## design/flow/run.sh

```bash
#!/bin/bash
# the make line also repeats each setting of config.mk as NAME=value (left out here)
make -C /OpenROAD-flow-scripts/flow DESIGN_CONFIG=/design/flow/config.mk WORK_HOME=/design/flow/orfs CLKGATE_MAP_FILE= finish
```

## design/flow/config.mk

```make
export PLATFORM = sky130hd
export DESIGN_NAME = Datapath
export DESIGN_NICKNAME = Datapath
export VERILOG_FILES = /design/flow/design.v
export SDC_FILE = /design/flow/constraint.sdc
export NUM_CORES = 4
export LEC_CHECK = 0
export ABC_AREA = 0
export CAP_MARGIN = 20
export CORE_ASPECT_RATIO = 0.5
export CORE_MARGIN = 2
export CORE_UTILIZATION = 72
export CTS_CLUSTER_DIAMETER = 362
export CTS_CLUSTER_SIZE = 100
export HOLD_SLACK_MARGIN = 0.29
export PLACE_DENSITY = 0.35
export SETUP_SLACK_MARGIN = 2.47
export SLEW_MARGIN = 20
export TNS_END_PERCENT = 5
```

## design/flow/constraint.sdc

```tcl
create_clock -name core_clock -period 24.0 [get_ports {clk}]
set_input_delay 4.8000 -clock core_clock [delete_from_list [all_inputs] [get_ports {clk}]]
set_output_delay 4.8000 -clock core_clock [all_outputs]
set_load 0.01 [all_outputs]
```

## design/flow/design.v

```verilog
`timescale 1ns / 1ps
module PC(
    input clk,                  
    input rst,                  
    input load,                 
    input [15:0] data,          
    output reg [15:0] count     
);
    always @(posedge clk or posedge rst) begin
        if (rst) begin
            count <= 16'b0;     
        end else if (load) begin
            count <= data;      
        end else begin
            count <= count + 1;  
        end
    end
endmodule
module ControlUnit (
    input [3:0] opcode,       
    output reg mem_read,      
    output reg mem_write,     
    output reg reg_write,     
    output reg [3:0] alu_op,  
    output reg pc_write,      
    output reg branch_eq,     
    output reg branch_ne,     
    output reg imm_load       
);
    always @(*) begin
        mem_read = 0;
        mem_write = 0;
        reg_write = 0;
        alu_op = 4'b0000;
        pc_write = 0;
        branch_eq = 0;
        branch_ne = 0;
        imm_load = 0;
        case (opcode)
            4'b0000: begin  
                alu_op = 4'b0000;  
                reg_write = 1;
            end
            4'b0001: begin  
                alu_op = 4'b0001;  
                reg_write = 1;
            end
            4'b0010: begin  
                alu_op = 4'b0010;  
                reg_write = 1;
            end
            4'b0011: begin  
                alu_op = 4'b0011;  
                reg_write = 1;
            end
            4'b0100: begin  
                alu_op = 4'b0100;  
                reg_write = 1;
            end
            4'b0101: begin  
                alu_op = 4'b0101;  
                reg_write = 1;
            end
            4'b0110: begin  
                alu_op = 4'b0110;  
                reg_write = 1;
            end
            4'b0111: begin  
                alu_op = 4'b0111;  
                reg_write = 1;
            end
            4'b1000: begin  
                alu_op = 4'b1000;  
                mem_read = 1;
                reg_write = 1;
            end
            4'b1001: begin  
                alu_op = 4'b1001;  
                mem_write = 1;
            end
            4'b1010: begin  
                alu_op = 4'b1010;  
                reg_write = 1;
            end
            4'b1011: begin  
                imm_load = 1;
                reg_write = 1;
            end
            4'b1100: begin  
                alu_op = 4'b1100;  
                pc_write = 1;
            end
            4'b1101: begin  
                alu_op = 4'b1101;  
                branch_eq = 1;
            end
            4'b1110: begin  
                alu_op = 4'b1110;  
                branch_ne = 1;
            end
            4'b1111: begin  
            end
            default: begin
                alu_op = 4'b0000;
            end
        endcase
        if (mem_write) begin
            pc_write = 0;  
        end
        if (mem_read) begin
            pc_write = 0;  
        end
    end
endmodule
`timescale 1ns / 1ps
module RegisterFile(
    input clk,                      
    input rst,                      
    input [3:0] read_addr1,         
    input [3:0] read_addr2,         
    input [3:0] write_addr,         
    input [15:0] write_data,        
    input write_enable,             
    output reg [15:0] read_data1,   
    output reg [15:0] read_data2    
);
    reg [15:0] registers [0:15];
    always @(*) begin
        read_data1 = registers[read_addr1];
        read_data2 = registers[read_addr2];
    end
    always @(posedge clk or posedge rst) begin
        if (rst) begin
         integer i;
            for (i = 0; i < 16; i = i + 1) begin
                registers[i] <= 16'b0;
            end
        end else if (write_enable) begin
            registers[write_addr] <= write_data;
        end
    end
endmodule
`timescale 1ns / 1ps
module alu(
    input clk,                
    input rst,                
    input load,               
    input en,                 
    input wr_en,              
    input [3:0] OPsel,        
    input [15:0] A,           
    input [15:0] B,           
    output reg [15:0] result,  
    output reg Z,             
    output reg N,             
    output reg C,             
    output reg V,             
    output [15:0] pc_out,     
    output [15:0] mem_data,   
    output        mem_en,      
    output        mem_wr_en,   
    output [15:0] mem_addr,    
    output [15:0] mem_wr_data, 
    input  [15:0] mem_rd_data  
);
    reg pc_load;  
    PC pc_inst(
        .clk(clk),
        .rst(rst),
        .load(pc_load),
        .data(B),        
        .count(pc_out)   
    );
    reg [15:0] wr_data;  
    assign mem_en      = en;
    assign mem_wr_en   = wr_en;
    assign mem_addr    = B;        
    assign mem_wr_data = wr_data;
    assign mem_data    = mem_rd_data;  
    always @(*) begin
        result = 16'b0;
        wr_data = A;
        pc_load = 0;
        Z = 0;
        N = 0;
        C = 0;
        V = 0;
        case (OPsel)
            4'b0000: begin  
                {C, result} = A + B;                 
                V = (~A[15] & ~B[15] & result[15]) | (A[15] & B[15] & ~result[15]);  
            end
            4'b0001: begin  
                {C, result} = A - B;                 
                V = (A[15] & ~B[15] & ~result[15]) | (~A[15] & B[15] & result[15]);  
            end
            4'b0010: result = A * B;                 
            4'b0011: result = (B != 0) ? A / B : 16'b0;  
            4'b0100: result = A & B;                 
            4'b0101: result = A | B;                 
            4'b0110: result = A ^ B;                 
            4'b0111: result = ~A;                    
            4'b1000: result = mem_data;              
            4'b1001: wr_data = A;                    
            4'b1100: begin                           
                pc_load = 1;                         
            end
            4'b1101: begin                           
                if (!Z)
                    pc_load = 1;                     
            end
            4'b1110: begin                           
                if (Z)
                    pc_load = 1;                     
            end
            4'b1111: ;                               
            default: result = 16'b0;                 
        endcase
        Z = (result == 16'b0) ? 1'b1 : 1'b0;   
        N = result[15];                        
    end
endmodule
`timescale 1ns / 1ps
module Datapath(
    input clk,
    input rst,
    input [15:0] gpio_in,
    output [15:0] gpio_out,
    output [15:0] imem_addr,
    input  [15:0] imem_rdata,
    output        dmem_en,
    output        dmem_we,
    output [15:0] dmem_addr,
    output [15:0] dmem_wdata,
    input  [15:0] dmem_rdata
);
    wire [15:0] instruction;
    wire [3:0] opcode;
    wire [3:0] rs1, rs2, rd;
    wire [15:0] imm;
    wire [15:0] A, B;
    wire [15:0] alu_result;
    wire [15:0] mem_data;
    wire [15:0] pc_out;
    wire mem_read, mem_write, reg_write, pc_write, branch_eq, branch_ne, imm_load;
    wire [3:0] alu_op;
    PC pc_inst (
        .clk(clk),
        .rst(rst),
        .load(pc_write),
        .data(alu_result),    
        .count(pc_out)
    );
    assign imem_addr = pc_out;
    assign instruction = imem_rdata;
    assign opcode = instruction[15:12];
    assign rs1 = instruction[11:8];
    assign rs2 = instruction[7:4];
    assign rd = instruction[3:0];
    assign imm = instruction[7:0];  
    ControlUnit cu (
        .opcode(opcode),
        .mem_read(mem_read),
        .mem_write(mem_write),
        .reg_write(reg_write),
        .alu_op(alu_op),
        .pc_write(pc_write),
        .branch_eq(branch_eq),
        .branch_ne(branch_ne),
        .imm_load(imm_load)
    );
    RegisterFile rf (
        .clk(clk),
        .rst(rst),
        .read_addr1(rs1),
        .read_addr2(rs2),
        .write_addr(rd),
        .write_data(alu_result),    
        .write_enable(reg_write),
        .read_data1(A),
        .read_data2(B)
    );
    alu alu_inst (
        .clk(clk),
        .rst(rst),
        .load(pc_write),
        .en(mem_read | mem_write),
        .wr_en(mem_write),
        .OPsel(alu_op),
        .A(A),
        .B(B),
        .result(alu_result),
        .Z(),
        .N(),
        .C(),
        .V(),
        .pc_out(),      
        .mem_data(mem_data),
        .mem_en(dmem_en),
        .mem_wr_en(dmem_we),
        .mem_addr(dmem_addr),
        .mem_wr_data(dmem_wdata),
        .mem_rd_data(dmem_rdata)
    );
    assign gpio_out = A;   
endmodule
```

==> results.py, run 1 <==
# Generated from Yosys and OpenROAD reports
metrics = {
    "die": {
        "chipArea_um2": 41000,
        "pin_count": 116,
        "rows": 51,
        "fp.dieH_um": 144.2,
        "core_area_um2": 38800,
        "die_x_um": 284.4,
        "fp_util_pct": 72.93,
    },
    "outcome": {
        "error": "[ERROR GRT-0116] Global routing finished with congestion. Check the congestion regions in the DRC Viewer.",
        "haltStage": "global routing",
        "status": "stopped before the end",
    },
    "logic_synthesis": {
        "topCellsByArea": "dfrtp_1 24%, ha_1 10%, fa_1 5.7%, o21ai_0 5.5%, nand2_1 5.3%",
        "edf_count": 0,
        "yosysMostFrequentCell": "nand2_1",
        "syn_area_per_cell_um2": 8.204,
        "ys_cells": 3449,
        "common_cells": "400 x nand2_1, 309 x o21ai_0, 296 x nor2_1",
        "yosys-stat-area_um2": 28290,
        "ys_seq_share_pct": 24.06,
        "fp_nets": 3816,
        "flop_cell": "dfrtp_1",
        "yosys.area_share.adder_pct": 16.21,
        "simple_gate_area_share_pct": 19.18,
        "synthesis.area_um2": 28290,
        "synth_area_leader_cell": "dfrtp_1",
        "synthCells": 3449,
        "netlist_logic_family_top": "AND-OR/OR-AND gates",
        "ys_ff": 272,
        "ys_sh_xor_pct": 3.799,
        "synth.top_cell.area_share_pct": 24.06,
        "muxShareOfSynthArea_pct": 5.470,
        "compound_area_share_pct": 24.20,
        "async_flop_share_pct": 100.0,
        "ys_warn_count": 5,
        "yosysUniqueCellTypes": 120,
    },
    "global_routing": {
        "overflow": 404,
        "grt_use_total_pct": 89.78,
    },
    "placed_design": {
        "io_buffer_count": 99,
        "place_hpwl_um": 95580,
        "place_ws_ns": -10.62,
        "dp_cells": 4708,
        "gp_congestion": 1.119,
    },
    "clock_network": {
        "cts-root-buf": "clkbuf_16",
        "cts_sinks": 272,
        "cts_made_buffers": 6,
        "cts_max_level": 1,
        "cts_buffer_depth": 3,
    },
}
## stage by stage
step	instance area [µm²]	utilization, %	setup TNS [ns]	hold WS [ns]
global placement	35800	92.27	-401.43	0.4799
floorplan	28790	-	-429.87	0.4578
CTS	36910	95.13	-356.41	0.5492
detailed placement	35800	92.27	-541.52	0.5105
## metal layers
layer | GRT overflow | track usage [%]
met2 | 180 | 100.2
met5 | 6 | 67.62
met3 | 32 | 81.48
met4 | 149 | 94.38
met1 | 37 | 87.08
## timing repair
item,in CTS
pin swaps,71
setup buffers,53
endpoints found under the hold margin,0
hold buffers,0
cloned,1
gates resized,134
setup endpoints to repair,112
==> run 2, diff against run 1 <==
- ABC_AREA: 0 -> not set
- CORE_ASPECT_RATIO: 0.5 -> not set
- CORE_UTILIZATION: 72 -> 22
- CTS_CLUSTER_DIAMETER: 362 -> not set
- CTS_CLUSTER_SIZE: 100 -> not set
- HOLD_SLACK_MARGIN: 0.29 -> not set
- PLACE_DENSITY: 0.35 -> not set
- SETUP_SLACK_MARGIN: 2.47 -> not set
- TNS_END_PERCENT: 5 -> not set
- clock period: 24.0 -> 71.6 ns (I/O delays scaled with it)
==> run 2 against run 1 <==
  * The run now finishes clean
  * Die area rose to 3.2 times the previous value
  * Synthesized cell count unchanged
  * Area after synthesis unchanged
==> results.py, run 2 <==
# Generated from Yosys and OpenROAD reports
metrics = {
    "logic_synthesis": {
        "yosysMostFrequentCell": "nand2_1",
        "ys_seq_share_pct": 24.06,
        "edf_count": 0,
        "flop_cell": "dfrtp_1",
        "fp_nets": 3816,
        "ys_cells": 3449,
        "synthesis.area_um2": 28290,
        "simple_gate_area_share_pct": 19.18,
        "synth.top_cell.area_share_pct": 24.06,
        "async_flop_share_pct": 100.0,
        "yosys.area_share.adder_pct": 16.21,
        "synth_area_leader_cell": "dfrtp_1",
        "topCellsByArea": "dfrtp_1 24%, ha_1 10%, fa_1 5.7%, o21ai_0 5.5%, nand2_1 5.3%",
        "synthCells": 3449,
        "compound_area_share_pct": 24.20,
        "ys_warn_count": 5,
        "netlist_logic_family_top": "AND-OR/OR-AND gates",
        "yosysUniqueCellTypes": 120,
        "ys_ff": 272,
        "syn_area_per_cell_um2": 8.204,
        "ys_sh_xor_pct": 3.799,
        "common_cells": "400 x nand2_1, 309 x o21ai_0, 296 x nor2_1",
        "yosys-stat-area_um2": 28290,
        "muxShareOfSynthArea_pct": 5.470,
    },
    "placed_design": {
        "gp_congestion": 0.9529,
        "dpl-instance-area_um2": 31100,
        "io_buffer_count": 99,
        "place_hpwl_um": 81770,
    },
    "worst_setup_path": {
        "required_ns": 72.03,
        "cpLargestDelayFamily": "AND-OR/OR-AND gates",
        "critPathMaxFanout": 67,
        "crit_top_cell": "o21a_1",
        "r2r_end": "rf.registers[7][0]",
        "cp_slowest_cell": "a2111oi_1",
        "reg2reg_depth": 138,
        "endpoint": "rf.registers[7][0]",
        "cp.buffers_inverters": 10,
        "r2r_setup_slack_ns": 33.81,
        "crit_cells": 141,
        "arrival_ns": 53.18,
        "endpoint_kind": "flop",
        "r2r_start": "rf.registers[6][6]",
        "worstSetupStartpoint": "imem_rdata[4]",
        "worstSetupPathType": "primary input to flop",
        "cpPeakStageDelay_ns": 0.96,
        "cp-start-kind": "primary input",
    },
    "final_timing": {
        "skew_ns": 0.03082,
        "worst_slew_pin_slew_ns": 1.156,
        "finalClockPeriodUsage_pct": 73.68,
        "slew_violations": 0,
        "rsz0062_at_grt": "false",
        "slew_headroom_pct": 22.77,
        "setup_tns_ns": 0,
        "hold_viol": 0,
        "period_needed_ns": 52.75,
        "fmax_ghz": 0.01896,
        "finalSetupViolations": 0,
    },
    "global_routing": {
        "overflow": 0,
        "grt_use_total_pct": 17.09,
        "grt_pass1_wl_um": 171100,
        "grt_antenna_before_repair": 5,
        "grt_max_degree": 132,
        "grt_pass1_vias": 26040,
    },
    "drt": {
        "vias": 27500,
        "ant_nets": 0,
        "wl_per_cell_um": 22.55,
        "drc": 0,
        "drt_iter0_markers": 3066,
        "viasPerCell": 5.348,
        "wirelength_um": 116000,
        "dr.pass1.iters": 6,
    },
    "outcome": {
        "status": "no timing/DRC/antenna violations",
    },
    "layout": {
        "area_growth_pct": 13.48,
        "nNetsFinal": 3826,
        "postLayoutCellArea_um2": 32110,
        "post-route-util_pct": 25.18,
    },
    "die": {
        "pin_count": 116,
        "core_area_um2": 127500,
        "fp_util_pct": 22.19,
        "chipArea_um2": 131500,
        "die_x_um": 362.6,
        "rows": 131,
        "fp.dieH_um": 362.6,
    },
    "clock_network": {
        "cts-root-buf": "clkbuf_16",
        "cts_max_level": 1,
        "cts_made_buffers": 31,
        "clk_pin_slew_ns": 0.06,
        "post_cts_buffers": 0,
        "cts_buffer_depth": 3,
        "cts_sinks": 272,
        "tritoncts": "done",
        "worstSkewPairLatency_ns": 0.60,
        "ctsResizeCount": 0,
        "cts_hold_buf": 0,
    },
    "job": {
        "warnings": 66,
        "maxCapViolCount": 0,
    },
    "worst_hold_path": {
        "whs_path_depth": 2,
        "hold_path_class": "flop to flop",
        "min_from": "rf.registers[13][9]",
        "whs_endpoint": "rf.registers[13][9]",
    },
}
==> run 2: cell type report <==
| cell class | count | area, µm² |
|---|---|---|
| Tap cell | 1662 | 2079 |
| Inverter | 215 | 817.0 |
| Timing Repair Buffer | 207 | 1770 |
| Sequential cell | 272 | 6807 |
| Clock buffer | 41 | 873.3 |
| Fill cell | 13830 | 95410 |
| Multi-Input combinational cell | 2732 | 19640 |
| Antenna cell | 1 | 2.502 |
| Clock inverter | 12 | 122.6 |
==> run 2: metrics by stage <==
| stage | std cells | hold WS [ns] | setup WS (ns) |
|---|---|---|---|
| floorplan | 3449 | 0.4578 | 26.40 |
| global placement | 5088 | 0.4782 | 19.52 |
| detailed placement | 5088 | 0.4890 | 19.19 |
| CTS | 5141 | 0.5022 | 19.54 |
| global route | 5141 | 0.5292 | 16.39 |
| finish | 5142 | 0.5022 | 18.85 |
==> run 2: routing by layer <==
layer / vias up / wire length, µm / global-route usage, % / part of all wire, %
met5: - / 37 / 0 / 0.032
li1: 12410 / - / - / -
met2: 1406 / 51060 / 27.05 / 44
met4: 6 / 7447 / 9.129 / 6.4
met1: 13280 / 47070 / 22.06 / 41
met3: 391 / 10350 / 3.056 / 8.9
==> run 3, diff against run 2 <==
- ABC_AREA: not set -> 1
- CELL_PAD_IN_SITES_GLOBAL_PLACEMENT: not set -> 2
- CORE_MARGIN: 2 -> 10
- CORE_UTILIZATION: 22 -> 60
- CTS_CLUSTER_DIAMETER: not set -> 26
- GPL_ROUTABILITY_DRIVEN: not set -> 1
- HOLD_SLACK_MARGIN: not set -> 0.1
- MIN_ROUTING_LAYER: not set -> met2
- PLACE_DENSITY_LB_ADDON: not set -> 0.28
- SETUP_SLACK_MARGIN: not set -> 5.0
- SLEW_MARGIN: 20 -> 30
- clock period: 71.6 -> 40.3 ns (I/O delays scaled with it)
==> run 3 against run 2 <==
  * The flow now stops in global placement without I/O
  * Die area is 58% lower
  * Area after synthesis down 2.9%
  * Synthesized cell count grew 12%
==> results.py, run 3 <==
# Generated from Yosys and OpenROAD reports
metrics = {
    "logic_synthesis": {
        "synthesis.area_um2": 27480,
        "fp_nets": 4231,
        "yosys-stat-area_um2": 27480,
        "ys_ff": 272,
        "topCellsByArea": "dfrtp_1 25%, nand2_1 15%, ha_1 11%, mux2_2 7.0%, inv_1 6.4%",
        "syn_area_per_cell_um2": 7.112,
        "flop_cell": "dfrtp_1",
        "edf_count": 0,
        "compound_area_share_pct": 10.25,
        "yosys.area_share.adder_pct": 16.64,
        "synthCells": 3864,
        "simple_gate_area_share_pct": 28.55,
        "synth_area_leader_cell": "dfrtp_1",
        "muxShareOfSynthArea_pct": 7.002,
        "yosysMostFrequentCell": "nand2_1",
        "yosysUniqueCellTypes": 65,
        "async_flop_share_pct": 100.0,
        "ys_sh_xor_pct": 3.824,
        "synth.top_cell.area_share_pct": 24.77,
        "ys_seq_share_pct": 24.77,
        "ys_cells": 3864,
        "netlist_logic_family_top": "simple AND/OR/NAND/NOR gates",
        "ys_warn_count": 5,
        "common_cells": "1133 x nand2_1, 471 x inv_1, 408 x nor2_1",
    },
    "die": {
        "die_x_um": 234.0,
        "fp.dieH_um": 234.0,
        "fp_util_pct": 60.56,
        "chipArea_um2": 54770,
        "core_area_um2": 45380,
        "rows": 78,
    },
    "outcome": {
        "error": "[ERROR FLW-0024] Place density exceeds 1.0 (current PLACE_DENSITY_LB_ADDON =  0.28). Please check if the value of  PLACE_DENSITY_LB_ADDON is between 0 and 0.99.",
        "status": "stopped before the end",
        "haltStage": "global placement without I/O",
    },
}
==> run 4, diff against run 3 <==
- CELL_PAD_IN_SITES_GLOBAL_PLACEMENT: 2 -> not set
- CORE_MARGIN: 10 -> 2
- CORE_UTILIZATION: 60 -> 58
- CTS_CLUSTER_DIAMETER: 26 -> not set
- GPL_ROUTABILITY_DRIVEN: 1 -> not set
- HOLD_SLACK_MARGIN: 0.1 -> not set
- MAX_ROUTING_LAYER: not set -> met4
- MIN_ROUTING_LAYER: met2 -> not set
- PLACE_DENSITY_LB_ADDON: 0.28 -> not set
- SETUP_SLACK_MARGIN: 5.0 -> not set
- SLEW_MARGIN: 30 -> 20
- clock period: 40.3 -> 32.1 ns (I/O delays scaled with it)
==> run 4 against run 3 <==
  * The flow stops in global routing
  * Synthesized cell count is the same
  * Die area is 10% lower
  * Area after synthesis stayed put
==> results.py, run 4 <==
# Generated from Yosys and OpenROAD reports
metrics = {
    "outcome": {
        "status": "stopped before the end",
        "haltStage": "global routing",
        "error": "[ERROR GRT-0232] Routing congestion too high. Check the congestion heatmap in the GUI.",
    },
    "logic_synthesis": {
        "common_cells": "1133 x nand2_1, 471 x inv_1, 408 x nor2_1",
        "flop_cell": "dfrtp_1",
        "yosysMostFrequentCell": "nand2_1",
        "netlist_logic_family_top": "simple AND/OR/NAND/NOR gates",
        "fp_nets": 4231,
        "ys_cells": 3864,
        "edf_count": 0,
        "yosysUniqueCellTypes": 65,
        "muxShareOfSynthArea_pct": 7.002,
        "syn_area_per_cell_um2": 7.112,
        "synth.top_cell.area_share_pct": 24.77,
        "yosys-stat-area_um2": 27480,
        "topCellsByArea": "dfrtp_1 25%, nand2_1 15%, ha_1 11%, mux2_2 7.0%, inv_1 6.4%",
        "synthesis.area_um2": 27480,
        "async_flop_share_pct": 100.0,
        "synth_area_leader_cell": "dfrtp_1",
        "ys_sh_xor_pct": 3.824,
        "yosys.area_share.adder_pct": 16.64,
        "compound_area_share_pct": 10.25,
        "ys_ff": 272,
        "ys_warn_count": 5,
        "ys_seq_share_pct": 24.77,
        "synthCells": 3864,
        "simple_gate_area_share_pct": 28.55,
    },
    "clock_network": {
        "cts-root-buf": "clkbuf_16",
        "cts_buffer_depth": 3,
        "cts_sinks": 272,
        "cts_max_level": 1,
        "cts_made_buffers": 27,
        "cts_hold_buf": 0,
    },
    "die": {
        "fp.dieH_um": 221.7,
        "die_x_um": 221.7,
        "chipArea_um2": 49140,
        "rows": 79,
        "pin_count": 116,
        "core_area_um2": 46650,
        "fp_util_pct": 58.91,
    },
    "placed_design": {
        "place_hpwl_um": 80670,
        "gp_congestion": 1.026,
        "io_buffer_count": 99,
        "dpl-instance-area_um2": 33970,
    },
    "global_routing": {
        "overflow": 1040,
        "grt_use_total_pct": 83.94,
    },
}
run 4: repair_timing:
item	in CTS
gates cloned	1
setup endpoints to repair	32
setup buffers	314
pin swaps	148
gates resized	252
run 4: stage by stage:
stage / instances / setup TNS, ns / hold WS (ns) / setup slack [ns] / util [%]
4_1_cts: 5442 / -43.40 / 0.5008 / -2.228 / 81.74
3_5_place_dp: 5078 / -136.24 / 0.4926 / -4.992 / 72.80
3_3_place_gp: 5078 / -94.86 / 0.4674 / -3.882 / 72.80
2_1_floorplan: 3864 / -57.54 / 0.4955 / -2.788 / -
run 4: layer usage:
metal | GRT overflow | track usage [%]
met1 | 104 | 84.82
met5 | - | -
met4 | 250 | 76.57
met2 | 593 | 98.93
met3 | 93 | 67.48
==> run 5, diff against run 4 <==
- ABC_AREA: 1 -> not set
- CORE_UTILIZATION: 58 -> 34
- MAX_ROUTING_LAYER: met4 -> not set
- clock period: 32.1 -> 70.0 ns (I/O delays scaled with it)
==> run 5 against run 4 <==
  * Now clean on timing, DRC and antenna
  * Die area up 74%
  * Area after synthesis up 3.0%
  * Synthesized cell count down 11%
==> results.py, run 5 <==
# Generated from Yosys and OpenROAD reports
metrics = {
    "clock_network": {
        "cts_hold_buf": 0,
        "cts_sinks": 272,
        "tritoncts": "done",
        "cts_max_level": 1,
        "cts_made_buffers": 28,
        "clk_pin_slew_ns": 0.06,
        "worstSkewPairLatency_ns": 0.59,
        "ctsResizeCount": 0,
        "post_cts_buffers": 0,
        "cts_buffer_depth": 3,
        "cts-root-buf": "clkbuf_16",
    },
    "die": {
        "fp.dieH_um": 292.5,
        "die_x_um": 292.5,
        "core_area_um2": 82240,
        "chipArea_um2": 85540,
        "rows": 105,
        "pin_count": 116,
        "fp_util_pct": 34.40,
    },
    "logic_synthesis": {
        "flop_cell": "dfrtp_1",
        "netlist_logic_family_top": "AND-OR/OR-AND gates",
        "common_cells": "400 x nand2_1, 309 x o21ai_0, 296 x nor2_1",
        "edf_count": 0,
        "yosysMostFrequentCell": "nand2_1",
        "muxShareOfSynthArea_pct": 5.470,
        "fp_nets": 3816,
        "synthesis.area_um2": 28290,
        "synth_area_leader_cell": "dfrtp_1",
        "ys_sh_xor_pct": 3.799,
        "ys_warn_count": 5,
        "yosys-stat-area_um2": 28290,
        "ys_ff": 272,
        "simple_gate_area_share_pct": 19.18,
        "async_flop_share_pct": 100.0,
        "ys_seq_share_pct": 24.06,
        "syn_area_per_cell_um2": 8.204,
        "yosys.area_share.adder_pct": 16.21,
        "topCellsByArea": "dfrtp_1 24%, ha_1 10%, fa_1 5.7%, o21ai_0 5.5%, nand2_1 5.3%",
        "synthCells": 3449,
        "synth.top_cell.area_share_pct": 24.06,
        "compound_area_share_pct": 24.20,
        "ys_cells": 3449,
        "yosysUniqueCellTypes": 120,
    },
    "final_timing": {
        "slew_violations": 0,
        "setup_tns_ns": 0,
        "slew_headroom_pct": 18.35,
        "finalClockPeriodUsage_pct": 75.47,
        "hold_viol": 0,
        "period_needed_ns": 52.83,
        "skew_ns": 0.03051,
        "rsz0062_at_grt": "false",
        "worst_slew_pin_slew_ns": 1.222,
        "fmax_ghz": 0.01893,
        "finalSetupViolations": 0,
    },
    "layout": {
        "area_growth_pct": 10.64,
        "seq_area_um2": 6807,
        "logic_area_um2": 19630,
        "nNetsFinal": 3827,
        "fillerInstances": 8402,
        "postLayoutCellArea_um2": 31310,
    },
    "global_routing": {
        "grt_pass1_vias": 25470,
        "grt_use_total_pct": 25.71,
        "overflow": 0,
        "grt_max_degree": 134,
        "grt_antenna_before_repair": 4,
        "grt_pass1_wl_um": 167300,
    },
    "job": {
        "maxCapViolCount": 0,
        "warnings": 65,
    },
    "worst_setup_path": {
        "crit_cells": 145,
        "reg2reg_depth": 143,
        "cp_slowest_cell": "a31oi_2",
        "critPathMaxFanout": 55,
        "cpLargestDelayFamily": "AND-OR/OR-AND gates",
        "endpoint_kind": "flop",
        "worstSetupPathType": "primary input to flop",
        "required_ns": 70.43,
        "worstSetupStartpoint": "imem_rdata[4]",
        "r2r_start": "rf.registers[1][14]",
        "arrival_ns": 53.25,
        "r2r_end": "rf.registers[4][0]",
        "cp.buffers_inverters": 9,
        "cpPeakStageDelay_ns": 0.87,
        "crit_top_cell": "o21ai_0",
        "cp-start-kind": "primary input",
        "endpoint": "rf.registers[4][0]",
        "r2r_setup_slack_ns": 31.82,
    },
    "worst_hold_path": {
        "whs_endpoint": "rf.registers[7][8]",
        "min_from": "rf.registers[7][8]",
        "whs_path_depth": 2,
        "hold_path_class": "flop to flop",
    },
    "drt": {
        "drc": 0,
        "wl_met1_um": 47470,
        "wl_per_cell_um": 24.86,
        "wl_met3_um": 10320,
        "wirelength_um": 113100,
        "wl_met2_um": 49900,
        "vias": 27280,
        "dr.max_layer_used": "met5",
        "dr.pass1.iters": 6,
        "viasPerCell": 5.995,
        "insertedDiodeCount": 0,
        "drt_iter0_markers": 3222,
        "ant_nets": 0,
    },
    "placed_design": {
        "place_hpwl_um": 78220,
        "io_buffer_count": 99,
        "dpl-instance-area_um2": 30370,
        "gp_congestion": 0.9493,
    },
    "outcome": {
        "status": "no timing/DRC/antenna violations",
    },
}
## run 5: area by class of cell
cell class              count  share of cell area [%]
flip-flops and latches    272                   21.74
clock inverters             5                  0.1719
well taps                1070                   4.277
clock buffers              45                   2.702
inverters                 215                   2.610
multi-input cells        2732                   62.69
repair buffers            211                   5.803
## run 5: through the flow
step                hold WS (ns)  instances  setup WS, ns  util [%]
floorplan                 0.4578       3449         25.12         -
global placement          0.4753       4499         17.95     36.93
detailed placement        0.4896       4499         17.78     36.93
CTS                       0.5036       4549         18.18     38.03
global route              0.5279       4550         14.68     38.06
finish                    0.5017       4550         17.17     38.06
## run 5: metal layers
layer,up-vias,GRT usage (%)
met5,-,0
met2,1344,40.36
met3,293,4.242
met1,13210,35.26
li1,12430,-
met4,2,10.04
==> run 6, diff against run 5 <==
- CELL_PAD_IN_SITES_GLOBAL_PLACEMENT: not set -> 0
- CORE_UTILIZATION: 34 -> 70
- CTS_CLUSTER_SIZE: not set -> 39
- GPL_ROUTABILITY_DRIVEN: not set -> 1
- HOLD_SLACK_MARGIN: not set -> -0.09
- MAX_ROUTING_LAYER: not set -> met4
- MIN_ROUTING_LAYER: not set -> met1
- PLACE_DENSITY: not set -> 0.68
- SETUP_SLACK_MARGIN: not set -> -2.0
- SLEW_MARGIN: 20 -> 30
- TNS_END_PERCENT: not set -> 40
- clock period: 70.0 -> 33.0 ns (I/O delays scaled with it)
==> run 6 against run 5 <==
  * The layout now fails its checks (setup timing)
  * Area after synthesis unchanged
  * Largest cell class unchanged
  * Non-clock buffer count up 494
  * Count of clock-buffer cells in the layout down 9
  * Global-route usage up 33 points
  * Worst hold slack better by 0.012 ns
  * Via count up 23%
  * Register-to-register slack worse by 28 ns
  * Critical endpoint is now rf.registers[11][0]
  * Final cell count down 1.0%
==> results.py, run 6 <==
# Generated from Yosys and OpenROAD reports
metrics = {
    "drt": {
        "vias": 33420,
        "viasPerCell": 7.421,
        "ant_nets": 0,
        "drc": 0,
        "dr.pass1.iters": 15,
        "drt_iter0_markers": 6371,
        "wirelength_um": 123200,
        "wl_per_cell_um": 27.36,
    },
    "final_timing": {
        "finalClockPeriodUsage_pct": 108.0,
        "setup_tns_ns": -55.80,
        "slew_headroom_pct": 28.83,
        "slew_violations": 0,
        "fin_ws_ns": -2.634,
        "fmax_ghz": 0.02806,
        "skew_ns": 0.02054,
        "hold_ws_ns": 0.5136,
        "hold_viol": 0,
        "rsz0062_at_grt": "true",
        "worst_slew_pin_slew_ns": 1.065,
        "finalSetupViolations": 32,
        "period_needed_ns": 35.63,
    },
    "worst_setup_path": {
        "endpoint": "rf.registers[11][0]",
        "crit_top_cell": "o21a_1",
        "required_ns": 33.40,
        "r2r_end": "rf.registers[11][0]",
        "r2r_setup_slack_ns": 3.41,
        "cp-start-kind": "primary input",
        "endpoint_kind": "flop",
        "worstSetupStartpoint": "imem_rdata[4]",
        "arrival_ns": 36.03,
        "worstSetupPathType": "primary input to flop",
        "crit_cells": 148,
        "critPathMaxFanout": 16,
        "cp.buffers_inverters": 16,
        "cpLargestDelayFamily": "AND-OR/OR-AND gates",
        "cpPeakStageDelay_ns": 0.50,
        "cp_slowest_cell": "o41ai_4",
        "reg2reg_depth": 146,
        "r2r_start": "rf.registers[15][5]",
    },
    "clock_network": {
        "cts-root-buf": "clkbuf_16",
        "cts_max_level": 1,
        "worstSkewPairLatency_ns": 0.57,
        "tritoncts": "done",
        "cts_buffer_depth": 3,
        "clk_pin_slew_ns": 0.07,
        "cts_sinks": 272,
        "cts_hold_buf": 0,
        "cts_made_buffers": 25,
    },
    "job": {
        "maxCapViolCount": 0,
        "warnings": 69,
    },
    "placed_design": {
        "dpl-instance-area_um2": 33640,
        "gp_congestion": 1.137,
        "place_hpwl_um": 86980,
        "io_buffer_count": 99,
    },
    "logic_synthesis": {
        "ys_warn_count": 5,
        "compound_area_share_pct": 24.20,
        "fp_nets": 3816,
        "ys_seq_share_pct": 24.06,
        "netlist_logic_family_top": "AND-OR/OR-AND gates",
        "simple_gate_area_share_pct": 19.18,
        "muxShareOfSynthArea_pct": 5.470,
        "yosysUniqueCellTypes": 120,
        "ys_cells": 3449,
        "synthesis.area_um2": 28290,
        "topCellsByArea": "dfrtp_1 24%, ha_1 10%, fa_1 5.7%, o21ai_0 5.5%, nand2_1 5.3%",
        "flop_cell": "dfrtp_1",
        "yosys.area_share.adder_pct": 16.21,
        "ys_ff": 272,
        "async_flop_share_pct": 100.0,
        "yosys-stat-area_um2": 28290,
        "synth_area_leader_cell": "dfrtp_1",
        "yosysMostFrequentCell": "nand2_1",
        "common_cells": "400 x nand2_1, 309 x o21ai_0, 296 x nor2_1",
        "syn_area_per_cell_um2": 8.204,
        "synth.top_cell.area_share_pct": 24.06,
        "synthCells": 3449,
        "ys_sh_xor_pct": 3.799,
        "edf_count": 0,
    },
    "die": {
        "pin_count": 116,
        "chipArea_um2": 42050,
        "fp_util_pct": 71.05,
        "fp.dieH_um": 205.1,
        "die_x_um": 205.1,
        "core_area_um2": 39820,
        "rows": 73,
    },
    "global_routing": {
        "grt_antenna_before_repair": 5,
        "grt_pass1_vias": 33150,
        "grt_pass1_wl_um": 182500,
        "overflow": 0,
        "grt_max_degree": 142,
        "grt_use_total_pct": 58.83,
    },
    "worst_hold_path": {
        "hold_path_class": "flop to flop",
        "min_from": "rf.registers[9][4]",
        "whs_path_depth": 2,
        "whs_endpoint": "rf.registers[9][4]",
    },
    "layout": {
        "fillerInstances": 1996,
        "nNetsFinal": 4320,
        "post-route-util_pct": 88.14,
        "area_growth_pct": 24.05,
        "postLayoutCellArea_um2": 35100,
    },
    "outcome": {
        "violations": "setup timing",
        "status": "finished with violations",
    },
}
-- run 6: per-stage QoR --
step                      instances  setup WS, ns
final                          4504        -2.634
after global routing           4501        -3.935
after CTS                      4487        -1.992
after detailed placement       4428        -3.688
after global placement         4428        -2.725
after floorplan                3449        -1.987
-- run 6: metal layers --
layer | up-vias | wire, µm | GRT usage, %
met5 | - | 0 | -
met4 | 0 | 11680 | 39.88
met3 | 1232 | 22560 | 24.56
met2 | 3521 | 48720 | 80.79
met1 | 15260 | 40260 | 69.92
li1 | 13410 | - | -
-- run 6: final cells by class --
class	instances	area, µm²	share of cell area [%]
Multi-Input combinational cell	2734	20250	57.69
Sequential cell	272	6807	19.39
Timing Repair Buffer	705	5624	16.02
Inverter	215	828.3	2.360
Clock buffer	36	737.0	2.100
Tap cell	525	656.9	1.871
Clock inverter	9	178.9	0.5098
Antenna cell	8	20.02	0.05703
-- run 6: what timing repair did --
action / in CTS / in global routing
endpoints found under the setup margin: 16 / 32
pin swaps: 16 / 36
setup buffers: 17 / 9
resized: 34 / 38
gates cloned: 2 / 0
==> run 7, diff against run 6 <==
- ABC_AREA: not set -> 1
- CELL_PAD_IN_SITES_GLOBAL_PLACEMENT: 0 -> not set
- CORE_UTILIZATION: 70 -> 57
- CTS_CLUSTER_SIZE: 39 -> 97
- GPL_ROUTABILITY_DRIVEN: 1 -> not set
- HOLD_SLACK_MARGIN: -0.09 -> not set
- MAX_ROUTING_LAYER: met4 -> not set
- MIN_ROUTING_LAYER: met1 -> not set
- PLACE_DENSITY: 0.68 -> not set
- SETUP_SLACK_MARGIN: -2.0 -> not set
- SLEW_MARGIN: 30 -> 20
- TNS_END_PERCENT: 40 -> not set
- clock period: 33.0 -> 24.5 ns (I/O delays scaled with it)
==> run 7 against run 6 <==
  * The flow now stops in global routing
  * Area after synthesis decreased by 2.9%
  * Die area increased by 19%
  * Synthesized cell count increased by 12%
==> results.py, run 7 <==
# Generated from Yosys and OpenROAD reports
metrics = {
    "global_routing": {
        "overflow": 855,
        "grt_use_total_pct": 82.33,
    },
    "logic_synthesis": {
        "fp_nets": 4231,
        "ys_sh_xor_pct": 3.824,
        "common_cells": "1133 x nand2_1, 471 x inv_1, 408 x nor2_1",
        "netlist_logic_family_top": "simple AND/OR/NAND/NOR gates",
        "synthesis.area_um2": 27480,
        "ys_ff": 272,
        "syn_area_per_cell_um2": 7.112,
        "yosys-stat-area_um2": 27480,
        "yosysMostFrequentCell": "nand2_1",
        "synth.top_cell.area_share_pct": 24.77,
        "simple_gate_area_share_pct": 28.55,
        "edf_count": 0,
        "ys_cells": 3864,
        "synth_area_leader_cell": "dfrtp_1",
        "topCellsByArea": "dfrtp_1 25%, nand2_1 15%, ha_1 11%, mux2_2 7.0%, inv_1 6.4%",
        "muxShareOfSynthArea_pct": 7.002,
        "synthCells": 3864,
        "flop_cell": "dfrtp_1",
        "ys_seq_share_pct": 24.77,
        "async_flop_share_pct": 100.0,
        "ys_warn_count": 5,
        "compound_area_share_pct": 10.25,
        "yosys.area_share.adder_pct": 16.64,
        "yosysUniqueCellTypes": 65,
    },
    "outcome": {
        "error": "[ERROR GRT-0232] Routing congestion too high. Check the congestion heatmap in the GUI.",
        "haltStage": "global routing",
        "status": "stopped before the end",
    },
    "placed_design": {
        "dpl-instance-area_um2": 35550,
        "gp_congestion": 1.042,
        "io_buffer_count": 99,
        "dp_cells": 5288,
        "place_hpwl_um": 86540,
    },
    "clock_network": {
        "cts_max_level": 1,
        "cts_buffer_depth": 3,
        "cts_made_buffers": 27,
        "cts-root-buf": "clkbuf_16",
        "cts_hold_buf": 0,
        "cts_sinks": 272,
    },
    "die": {
        "core_area_um2": 47650,
        "fp_util_pct": 57.68,
        "fp.dieH_um": 223.6,
        "chipArea_um2": 49990,
        "die_x_um": 223.6,
        "rows": 80,
        "pin_count": 116,
    },
}
==> run 7: timing repair <==
action / in CTS
endpoints found under the hold margin: 0
buffers inserted: 348
gates resized: 232
endpoints found under the setup margin: 80
gates cloned: 2
pin swaps: 113
==> run 7: layer usage <==
| layer | GRT overflow | track usage (%) |
|---|---|---|
| met1 | 46 | 83.03 |
| met2 | 540 | 98.91 |
| met3 | 49 | 68.47 |
| met4 | 212 | 75.74 |
| met5 | 8 | 46.24 |
==> run 7: per-stage QoR <==
step	setup TNS (ns)	setup WS, ns	hold WS, ns
3_3_place_gp	-396.21	-8.786	0.4664
3_5_place_dp	-504.53	-10.32	0.4872
2_1_floorplan	-371.61	-8.868	0.4955
4_1_cts	-318.08	-7.736	0.4957
==> run 8, diff against run 7 <==
- CELL_PAD_IN_SITES_GLOBAL_PLACEMENT: not set -> 0
- CORE_MARGIN: 2 -> 10
- CORE_UTILIZATION: 57 -> 60
- CTS_CLUSTER_DIAMETER: not set -> 26
- CTS_CLUSTER_SIZE: 97 -> not set
- GPL_ROUTABILITY_DRIVEN: not set -> 1
- HOLD_SLACK_MARGIN: not set -> 0.1
- MAX_ROUTING_LAYER: not set -> met4
- MIN_ROUTING_LAYER: not set -> met1
- PLACE_DENSITY_LB_ADDON: not set -> 0.28
- SETUP_SLACK_MARGIN: not set -> 5.0
- SLEW_MARGIN: 20 -> 30
- clock period: 24.5 -> 40.3 ns (I/O delays scaled with it)
==> run 8 against run 7 <==
  * The run again fails in global routing
  * Die area increased by 9.6%
  * Area after synthesis unchanged
  * Synthesized cell count unchanged
==> results.py, run 8 <==
# Generated from Yosys and OpenROAD reports
metrics = {
    "logic_synthesis": {
        "compound_area_share_pct": 10.25,
        "synthCells": 3864,
        "syn_area_per_cell_um2": 7.112,
        "yosysMostFrequentCell": "nand2_1",
        "synth.top_cell.area_share_pct": 24.77,
        "muxShareOfSynthArea_pct": 7.002,
        "yosys-stat-area_um2": 27480,
        "async_flop_share_pct": 100.0,
        "ys_cells": 3864,
        "simple_gate_area_share_pct": 28.55,
        "fp_nets": 4231,
        "ys_seq_share_pct": 24.77,
        "edf_count": 0,
        "synth_area_leader_cell": "dfrtp_1",
        "ys_sh_xor_pct": 3.824,
        "yosysUniqueCellTypes": 65,
        "common_cells": "1133 x nand2_1, 471 x inv_1, 408 x nor2_1",
        "flop_cell": "dfrtp_1",
        "topCellsByArea": "dfrtp_1 25%, nand2_1 15%, ha_1 11%, mux2_2 7.0%, inv_1 6.4%",
        "netlist_logic_family_top": "simple AND/OR/NAND/NOR gates",
        "ys_warn_count": 5,
        "ys_ff": 272,
        "yosys.area_share.adder_pct": 16.64,
        "synthesis.area_um2": 27480,
    },
    "die": {
        "fp.dieH_um": 234.0,
        "rows": 78,
        "die_x_um": 234.0,
        "core_area_um2": 45380,
        "fp_util_pct": 60.56,
        "chipArea_um2": 54770,
        "pin_count": 116,
    },
    "placed_design": {
        "place_hpwl_um": 71050,
        "dp_cells": 4554,
        "gp_congestion": 1.043,
        "io_buffer_count": 99,
        "place_ws_ns": -0.1781,
    },
    "global_routing": {
        "grt_use_total_pct": 73.99,
        "overflow": 274,
    },
    "outcome": {
        "error": "[ERROR GRT-0232] Routing congestion too high. Check the congestion heatmap in the GUI.",
        "status": "stopped before the end",
        "haltStage": "global routing",
    },
    "clock_network": {
        "cts-root-buf": "clkbuf_16",
        "cts_buffer_depth": 3,
        "cts_sinks": 272,
        "cts_max_level": 2,
        "cts_made_buffers": 56,
        "cts_hold_buf": 0,
    },
}
[run 8: through the flow]
stage	cell area [µm²]	hold WS [ns]
global placement	29900	0.4706
detailed placement	29910	0.4809
CTS	36360	0.4873
floorplan	27840	0.4955
[run 8: timing repair]
| item | in CTS |
|---|---|
| pin swaps | 158 |
| cloned | 2 |
| buffers inserted | 467 |
| setup endpoints to repair | 32 |
| resized | 299 |
[run 8: per-layer routing]
metal | GRT usage [%] | GRT overflow
met5 | - | -
met1 | 74.72 | 42
met2 | 84.53 | 132
met3 | 63.60 | 28
met4 | 65.87 | 72
==> run 9, diff against run 8 <==
- ABC_AREA: 1 -> not set
- CORE_MARGIN: 10 -> 3
- CORE_UTILIZATION: 60 -> 39
- CTS_CLUSTER_DIAMETER: 26 -> not set
- HOLD_SLACK_MARGIN: 0.1 -> not set
- MAX_ROUTING_LAYER: met4 -> not set
- PLACE_DENSITY_LB_ADDON: 0.28 -> not set
- SETUP_SLACK_MARGIN: 5.0 -> -0.56
==> run 9 against run 8 <==
  * Area after synthesis increased by 3.0%
  * Synthesized cell count decreased by 11%
  * Die area increased by 38%
  * Now clean on timing, DRC and antenna
==> results.py, run 9 <==
# Generated from Yosys and OpenROAD reports
metrics = {
    "outcome": {
        "status": "no timing/DRC/antenna violations",
    },
    "logic_synthesis": {
        "synth_area_leader_cell": "dfrtp_1",
        "ys_warn_count": 5,
        "synth.top_cell.area_share_pct": 24.06,
        "simple_gate_area_share_pct": 19.18,
        "synthCells": 3449,
        "topCellsByArea": "dfrtp_1 24%, ha_1 10%, fa_1 5.7%, o21ai_0 5.5%, nand2_1 5.3%",
        "edf_count": 0,
        "synthesis.area_um2": 28290,
        "ys_cells": 3449,
        "common_cells": "400 x nand2_1, 309 x o21ai_0, 296 x nor2_1",
        "netlist_logic_family_top": "AND-OR/OR-AND gates",
        "fp_nets": 3816,
        "compound_area_share_pct": 24.20,
        "yosysUniqueCellTypes": 120,
        "yosys-stat-area_um2": 28290,
        "syn_area_per_cell_um2": 8.204,
        "yosysMostFrequentCell": "nand2_1",
        "muxShareOfSynthArea_pct": 5.470,
        "yosys.area_share.adder_pct": 16.21,
        "ys_sh_xor_pct": 3.799,
        "ys_ff": 272,
        "ys_seq_share_pct": 24.06,
        "flop_cell": "dfrtp_1",
        "async_flop_share_pct": 100.0,
    },
    "placed_design": {
        "dpl-instance-area_um2": 31020,
        "io_buffer_count": 99,
        "place_hpwl_um": 82970,
        "gp_congestion": 0.9723,
        "place_ws_ns": 0.1626,
    },
    "final_timing": {
        "hold_viol": 0,
        "fin_ws_ns": 1.584,
        "hold_ws_ns": 0.5080,
        "skew_ns": 0.03286,
        "finalSetupViolations": 0,
        "worst_slew_pin_slew_ns": 1.117,
        "finalClockPeriodUsage_pct": 96.07,
        "fmax_ghz": 0.02583,
        "period_needed_ns": 38.72,
        "slew_violations": 0,
        "slew_headroom_pct": 25.41,
    },
    "layout": {
        "nNetsFinal": 3926,
        "postLayoutCellArea_um2": 32280,
        "area_growth_pct": 14.08,
        "post-route-util_pct": 45.00,
    },
    "worst_setup_path": {
        "cp-start-kind": "primary input",
        "cpLargestDelayFamily": "AND-OR/OR-AND gates",
        "reg2reg_depth": 146,
        "cp_slowest_cell": "nor2b_1",
        "r2r_setup_slack_ns": 9.24,
        "critPathMaxFanout": 21,
        "r2r_start": "rf.registers[1][12]",
        "arrival_ns": 39.12,
        "crit_cells": 149,
        "cp.buffers_inverters": 17,
        "required_ns": 40.71,
        "crit_top_cell": "o21a_1",
        "endpoint_kind": "flop",
        "endpoint": "rf.registers[8][0]",
        "worstSetupPathType": "primary input to flop",
        "worstSetupStartpoint": "imem_rdata[5]",
        "r2r_end": "rf.registers[8][0]",
        "cpPeakStageDelay_ns": 0.65,
    },
    "global_routing": {
        "grt_max_degree": 129,
        "grt_use_total_pct": 29.88,
        "grt_pass1_vias": 26190,
        "grt_pass1_wl_um": 170600,
        "grt_antenna_before_repair": 8,
        "overflow": 0,
    },
    "worst_hold_path": {
        "whs_path_depth": 2,
        "hold_path_class": "flop to flop",
        "min_from": "rf.registers[7][8]",
        "whs_endpoint": "rf.registers[7][8]",
    },
    "drt": {
        "ant_nets": 0,
        "dr.pass1.iters": 6,
        "vias": 27860,
        "viasPerCell": 6.148,
        "drc": 0,
        "wl_per_cell_um": 25.53,
        "wirelength_um": 115700,
        "drt_iter0_markers": 3495,
    },
    "die": {
        "pin_count": 116,
        "rows": 98,
        "die_x_um": 275.4,
        "core_area_um2": 71730,
        "fp_util_pct": 39.45,
        "fp.dieH_um": 275.4,
        "chipArea_um2": 75820,
    },
    "clock_network": {
        "worstSkewPairLatency_ns": 0.59,
        "cts-root-buf": "clkbuf_16",
        "cts_sinks": 272,
        "cts_made_buffers": 28,
        "tritoncts": "done",
        "cts_buffer_depth": 3,
        "clk_pin_slew_ns": 0.06,
        "cts_max_level": 1,
    },
    "job": {
        "warnings": 66,
        "maxCapViolCount": 0,
    },
}
==> run 9: layer usage <==
layer | part of all wire [%] | track usage [%] | vias to the layer above | wire [µm]
li1 | - | - | 12620 | -
met1 | 42 | 42.05 | 13480 | 48910
met2 | 43 | 45.50 | 1449 | 49800
met3 | 10 | 5.937 | 303 | 11900
met4 | 4.3 | 10.63 | 8 | 4964
met5 | 0.12 | 0 | - | 138
==> run 9: through the flow <==
step | cells | setup TNS (ns)
2_1_floorplan | 3449 | 0
3_3_place_gp | 4476 | 0
3_5_place_dp | 4476 | 0
4_1_cts | 4527 | 0
5_1_grt | 4530 | -7.822
6_report | 4532 | 0
==> run 9: what timing repair did <==
| item | 4_1_cts | 5_1_grt |
|---|---|---|
| setup endpoints to repair | 0 | 21 |
| setup buffers | 0 | 3 |
| hold buffers | 0 | 0 |
| resized | 0 | 34 |
==> run 9: area by class of cell <==
type / instances / area [µm²]
Inverter: 215 / 825.8
Timing Repair Buffer: 310 / 2628
Multi-Input combinational cell: 2732 / 19720
Tap cell: 950 / 1189
Sequential cell: 272 / 6807
Fill cell: 7202 / 39450
Antenna cell: 2 / 5.005
Clock inverter: 15 / 314.1
Clock buffer: 36 / 790.8
==> run 10, diff against run 9 <==
- ABC_AREA: not set -> 1
- CORE_UTILIZATION: 39 -> 66
- CTS_CLUSTER_DIAMETER: not set -> 245
- MAX_ROUTING_LAYER: not set -> met4
- SETUP_SLACK_MARGIN: -0.56 -> -2.0
- clock period: 40.3 -> 32.4 ns (I/O delays scaled with it)
==> run 10 against run 9 <==
  * The flow now stops in global routing
  * Area after synthesis down 2.9%
  * Synthesized cell count up 12%
  * Die area down 42%
==> results.py, run 10 <==
# Generated from Yosys and OpenROAD reports
metrics = {
    "logic_synthesis": {
        "common_cells": "1133 x nand2_1, 471 x inv_1, 408 x nor2_1",
        "topCellsByArea": "dfrtp_1 25%, nand2_1 15%, ha_1 11%, mux2_2 7.0%, inv_1 6.4%",
        "syn_area_per_cell_um2": 7.112,
        "simple_gate_area_share_pct": 28.55,
        "ys_ff": 272,
        "netlist_logic_family_top": "simple AND/OR/NAND/NOR gates",
        "ys_cells": 3864,
        "flop_cell": "dfrtp_1",
        "yosys.area_share.adder_pct": 16.64,
        "async_flop_share_pct": 100.0,
        "ys_warn_count": 5,
        "ys_seq_share_pct": 24.77,
        "fp_nets": 4231,
        "synth_area_leader_cell": "dfrtp_1",
        "edf_count": 0,
        "yosysUniqueCellTypes": 65,
        "yosys-stat-area_um2": 27480,
        "synthCells": 3864,
        "synthesis.area_um2": 27480,
        "ys_sh_xor_pct": 3.824,
        "synth.top_cell.area_share_pct": 24.77,
        "yosysMostFrequentCell": "nand2_1",
        "compound_area_share_pct": 10.25,
        "muxShareOfSynthArea_pct": 7.002,
    },
    "outcome": {
        "error": "[ERROR GRT-0232] Routing congestion too high. Check the congestion heatmap in the GUI.",
        "status": "stopped before the end",
        "haltStage": "global routing",
    },
    "clock_network": {
        "cts_made_buffers": 31,
        "cts_buffer_depth": 3,
        "cts_hold_buf": 0,
        "cts_sinks": 272,
        "cts-root-buf": "clkbuf_16",
        "cts_max_level": 1,
    },
    "die": {
        "fp_util_pct": 67.00,
        "core_area_um2": 41020,
        "chipArea_um2": 44130,
        "fp.dieH_um": 210.1,
        "rows": 74,
        "die_x_um": 210.1,
        "pin_count": 116,
    },
    "placed_design": {
        "place_hpwl_um": 79650,
        "gp_congestion": 1.073,
        "io_buffer_count": 99,
        "dp_cells": 4985,
    },
    "global_routing": {
        "grt_use_total_pct": 94.78,
        "overflow": 1814,
    },
}
-- run 10: what timing repair did --
| action | in CTS |
|---|---|
| setup buffers | 159 |
| pin swaps | 110 |
| gates cloned | 0 |
| gates resized | 193 |
| endpoints found under the setup margin | 32 |
-- run 10: metrics by stage --
step	area (µm²)	setup WS, ns	setup TNS [ns]	hold slack (ns)
after floorplan	27840	-2.548	-50.46	0.4955
after global placement	33680	-3.520	-84.12	0.4707
after detailed placement	33690	-4.952	-137.22	0.4769
after CTS	36490	-2.002	-37.52	0.4841
-- run 10: per-layer routing --
metal,GRT overflow,track usage [%]
met4,331,95.02
met1,199,91.09
met3,121,81.35
met2,1163,109.1
met5,-,-
==> run 11, diff against run 10 <==
- CELL_PAD_IN_SITES_GLOBAL_PLACEMENT: 0 -> not set
- CORE_MARGIN: 3 -> 2
- CORE_UTILIZATION: 66 -> 67
- CTS_CLUSTER_DIAMETER: 245 -> not set
- GPL_ROUTABILITY_DRIVEN: 1 -> not set
- MIN_ROUTING_LAYER: met1 -> not set
- SETUP_SLACK_MARGIN: -2.0 -> not set
- SLEW_MARGIN: 30 -> 20
- clock period: 32.4 -> 31.2 ns (I/O delays scaled with it)
==> run 11 against run 10 <==
  * The run again fails in global routing
  * Synthesized cell count did not move
  * Area after synthesis unchanged
  * Die area decreased by 3.3%
==> results.py, run 11 <==
# Generated from Yosys and OpenROAD reports
metrics = {
    "logic_synthesis": {
        "fp_nets": 4231,
        "flop_cell": "dfrtp_1",
        "muxShareOfSynthArea_pct": 7.002,
        "common_cells": "1133 x nand2_1, 471 x inv_1, 408 x nor2_1",
        "synth.top_cell.area_share_pct": 24.77,
        "yosysMostFrequentCell": "nand2_1",
        "compound_area_share_pct": 10.25,
        "yosys-stat-area_um2": 27480,
        "async_flop_share_pct": 100.0,
        "yosys.area_share.adder_pct": 16.64,
        "ys_cells": 3864,
        "topCellsByArea": "dfrtp_1 25%, nand2_1 15%, ha_1 11%, mux2_2 7.0%, inv_1 6.4%",
        "synthesis.area_um2": 27480,
        "yosysUniqueCellTypes": 65,
        "synthCells": 3864,
        "syn_area_per_cell_um2": 7.112,
        "synth_area_leader_cell": "dfrtp_1",
        "simple_gate_area_share_pct": 28.55,
        "edf_count": 0,
        "ys_sh_xor_pct": 3.824,
        "netlist_logic_family_top": "simple AND/OR/NAND/NOR gates",
        "ys_ff": 272,
        "ys_seq_share_pct": 24.77,
        "ys_warn_count": 5,
    },
    "clock_network": {
        "cts_made_buffers": 25,
        "cts_max_level": 1,
        "cts-root-buf": "clkbuf_16",
        "cts_sinks": 272,
        "cts_hold_buf": 0,
        "cts_buffer_depth": 3,
    },
    "placed_design": {
        "dpl-instance-area_um2": 33780,
        "dp_cells": 4989,
        "place_hpwl_um": 80440,
        "io_buffer_count": 99,
        "gp_congestion": 1.088,
    },
    "die": {
        "chipArea_um2": 42650,
        "fp_util_pct": 67.61,
        "fp.dieH_um": 206.5,
        "die_x_um": 206.5,
        "pin_count": 116,
        "rows": 74,
        "core_area_um2": 40650,
    },
    "outcome": {
        "status": "stopped before the end",
        "haltStage": "global routing",
        "error": "[ERROR GRT-0116] Global routing finished with congestion. Check the congestion regions in the DRC Viewer.",
    },
    "global_routing": {
        "grt_use_total_pct": 90.61,
        "overflow": 1256,
    },
}
[run 11: routing by layer]
layer / GRT overflow / global-route usage, %
met5: - / -
met4: 237 / 89.80
met3: 93 / 77.60
met2: 812 / 105.8
met1: 114 / 86.43
[run 11: what timing repair did]
action / 4_1_cts
setup buffers: 274
gates cloned: 3
gates resized: 279
pin swaps: 139
setup endpoints to repair: 48
[run 11: stage by stage]
step | setup TNS (ns) | setup slack (ns) | hold slack [ns]
floorplan | -80.58 | -3.508 | 0.4955
global placement | -111.27 | -4.333 | 0.4681
detailed placement | -188.48 | -6.069 | 0.4833
CTS | -80.16 | -3.242 | 0.4922
==> run 12, diff against run 11 <==
- ABC_AREA: 1 -> not set
- CORE_UTILIZATION: 67 -> 40
- MAX_ROUTING_LAYER: met4 -> not set
- clock period: 31.2 -> 29.7 ns (I/O delays scaled with it)
==> run 12 against run 11 <==
  * The layout now fails its checks (setup timing)
  * Area after synthesis is 3.0% higher
  * Die area is 71% higher
  * Synthesized cell count is 11% lower
==> results.py, run 12 <==
# Generated from Yosys and OpenROAD reports
metrics = {
    "outcome": {
        "status": "finished with violations",
        "violations": "setup timing",
    },
    "logic_synthesis": {
        "synth.top_cell.area_share_pct": 24.06,
        "yosys-stat-area_um2": 28290,
        "ys_warn_count": 5,
        "ys_ff": 272,
        "async_flop_share_pct": 100.0,
        "fp_nets": 3816,
        "syn_area_per_cell_um2": 8.204,
        "yosysUniqueCellTypes": 120,
        "edf_count": 0,
        "synth_area_leader_cell": "dfrtp_1",
        "synthCells": 3449,
        "ys_cells": 3449,
        "synthesis.area_um2": 28290,
        "simple_gate_area_share_pct": 19.18,
        "netlist_logic_family_top": "AND-OR/OR-AND gates",
        "muxShareOfSynthArea_pct": 5.470,
        "ys_seq_share_pct": 24.06,
        "ys_sh_xor_pct": 3.799,
        "compound_area_share_pct": 24.20,
        "yosysMostFrequentCell": "nand2_1",
        "flop_cell": "dfrtp_1",
        "topCellsByArea": "dfrtp_1 24%, ha_1 10%, fa_1 5.7%, o21ai_0 5.5%, nand2_1 5.3%",
        "common_cells": "400 x nand2_1, 309 x o21ai_0, 296 x nor2_1",
        "yosys.area_share.adder_pct": 16.21,
    },
    "worst_setup_path": {
        "critPathMaxFanout": 9,
        "worstSetupStartpoint": "imem_rdata[6]",
        "cp.buffers_inverters": 12,
        "crit_top_cell": "o21a_1",
        "endpoint_kind": "flop",
        "endpoint": "rf.registers[9][0]",
        "crit_cells": 150,
        "r2r_end": "rf.registers[9][0]",
        "required_ns": 30.11,
        "cp_slowest_cell": "o41ai_4",
        "reg2reg_depth": 145,
        "cpPeakStageDelay_ns": 0.52,
        "worstSetupPathType": "primary input to flop",
        "r2r_start": "rf.registers[3][15]",
        "cpLargestDelayFamily": "AND-OR/OR-AND gates",
        "arrival_ns": 34.24,
        "r2r_setup_slack_ns": 1.16,
        "cp-start-kind": "primary input",
    },
    "drt": {
        "drt_iter0_markers": 3147,
        "ant_nets": 0,
        "vias": 30200,
        "wl_per_cell_um": 24.11,
        "dr.pass1.iters": 8,
        "wirelength_um": 121000,
        "drc": 0,
        "viasPerCell": 6.019,
    },
    "job": {
        "maxCapViolCount": 0,
        "warnings": 66,
    },
    "clock_network": {
        "cts_hold_buf": 0,
        "cts-root-buf": "clkbuf_16",
        "cts_max_level": 1,
        "worstSkewPairLatency_ns": 0.57,
        "cts_buffer_depth": 3,
        "clk_pin_slew_ns": 0.07,
        "cts_made_buffers": 26,
        "tritoncts": "done",
        "cts_sinks": 272,
    },
    "global_routing": {
        "use_met2_pct": 47.00,
        "busiest_layer": "met2",
        "grt_pass1_wl_um": 176200,
        "grtUsageMet1_pct": 43.83,
        "overflow": 0,
        "grt_use_total_pct": 31.41,
        "grt_antenna_before_repair": 2,
        "grt_use_met3_pct": 7.326,
        "grt_pass1_vias": 28370,
        "grt_max_degree": 74,
    },
    "final_timing": {
        "worst_slew_pin_slew_ns": 1.009,
        "slew_violations": 0,
        "hold_ws_ns": 0.5038,
        "skew_ns": 0.02096,
        "finalClockPeriodUsage_pct": 113.9,
        "finalSetupViolations": 48,
        "fin_ws_ns": -4.129,
        "setup_tns_ns": -116.46,
        "rsz0062_at_grt": "true",
        "period_needed_ns": 33.83,
        "hold_viol": 0,
        "fmax_ghz": 0.02956,
        "slew_headroom_pct": 32.73,
    },
    "worst_hold_path": {
        "whs_endpoint": "rf.registers[8][13]",
        "hold_path_class": "flop to flop",
        "min_from": "rf.registers[8][13]",
        "whs_path_depth": 2,
    },
    "die": {
        "die_x_um": 270.0,
        "pin_count": 116,
        "chipArea_um2": 72880,
        "core_area_um2": 70030,
        "rows": 97,
        "fp_util_pct": 40.40,
        "fp.dieH_um": 270.0,
    },
    "placed_design": {
        "place_hpwl_um": 87390,
        "io_buffer_count": 99,
        "gp_congestion": 0.9808,
    },
    "layout": {
        "fillerInstances": 6489,
        "nNetsFinal": 4422,
        "post-route-util_pct": 53.90,
        "area_growth_pct": 33.40,
    },
}
-- run 12: final cells by class --
type / count / area [µm²] / share of cell area [%]
Sequential cell: 272 / 6807 / 18.03
Clock inverter: 12 / 250.2 / 0.6630
Tap cell: 940 / 1176 / 3.116
Timing Repair Buffer: 807 / 6814 / 18.05
Inverter: 215 / 823.3 / 2.181
Antenna cell: 3 / 7.507 / 0.01989
Clock buffer: 36 / 759.5 / 2.012
Multi-Input combinational cell: 2733 / 21110 / 55.92
-- run 12: through the flow --
step | worst slack [ns] | cell area (µm²) | instances
2_1_floorplan | -4.599 | 28810 | 3449
3_3_place_gp | -5.633 | 34630 | 4886
3_5_place_dp | -5.896 | 34630 | 4886
4_1_cts | -4.124 | 36010 | 4945
5_1_grt | -5.545 | 37740 | 5015
6_report | -4.129 | 37740 | 5018
-- run 12: metal layers --
layer,part of all wire (%),wire (µm),up-vias
met5,0,0,-
met4,4.8,5824,0
met3,11,13740,335
met2,42,50540,1654
met1,42,50900,14610
li1,-,-,13610
-- run 12: what timing repair did --
item                       in CTS  in global routing
setup endpoints to repair      48                 64
pin swaps                      23                125
cloned                          2                  7
resized                        55                241
setup buffers                   9                 66
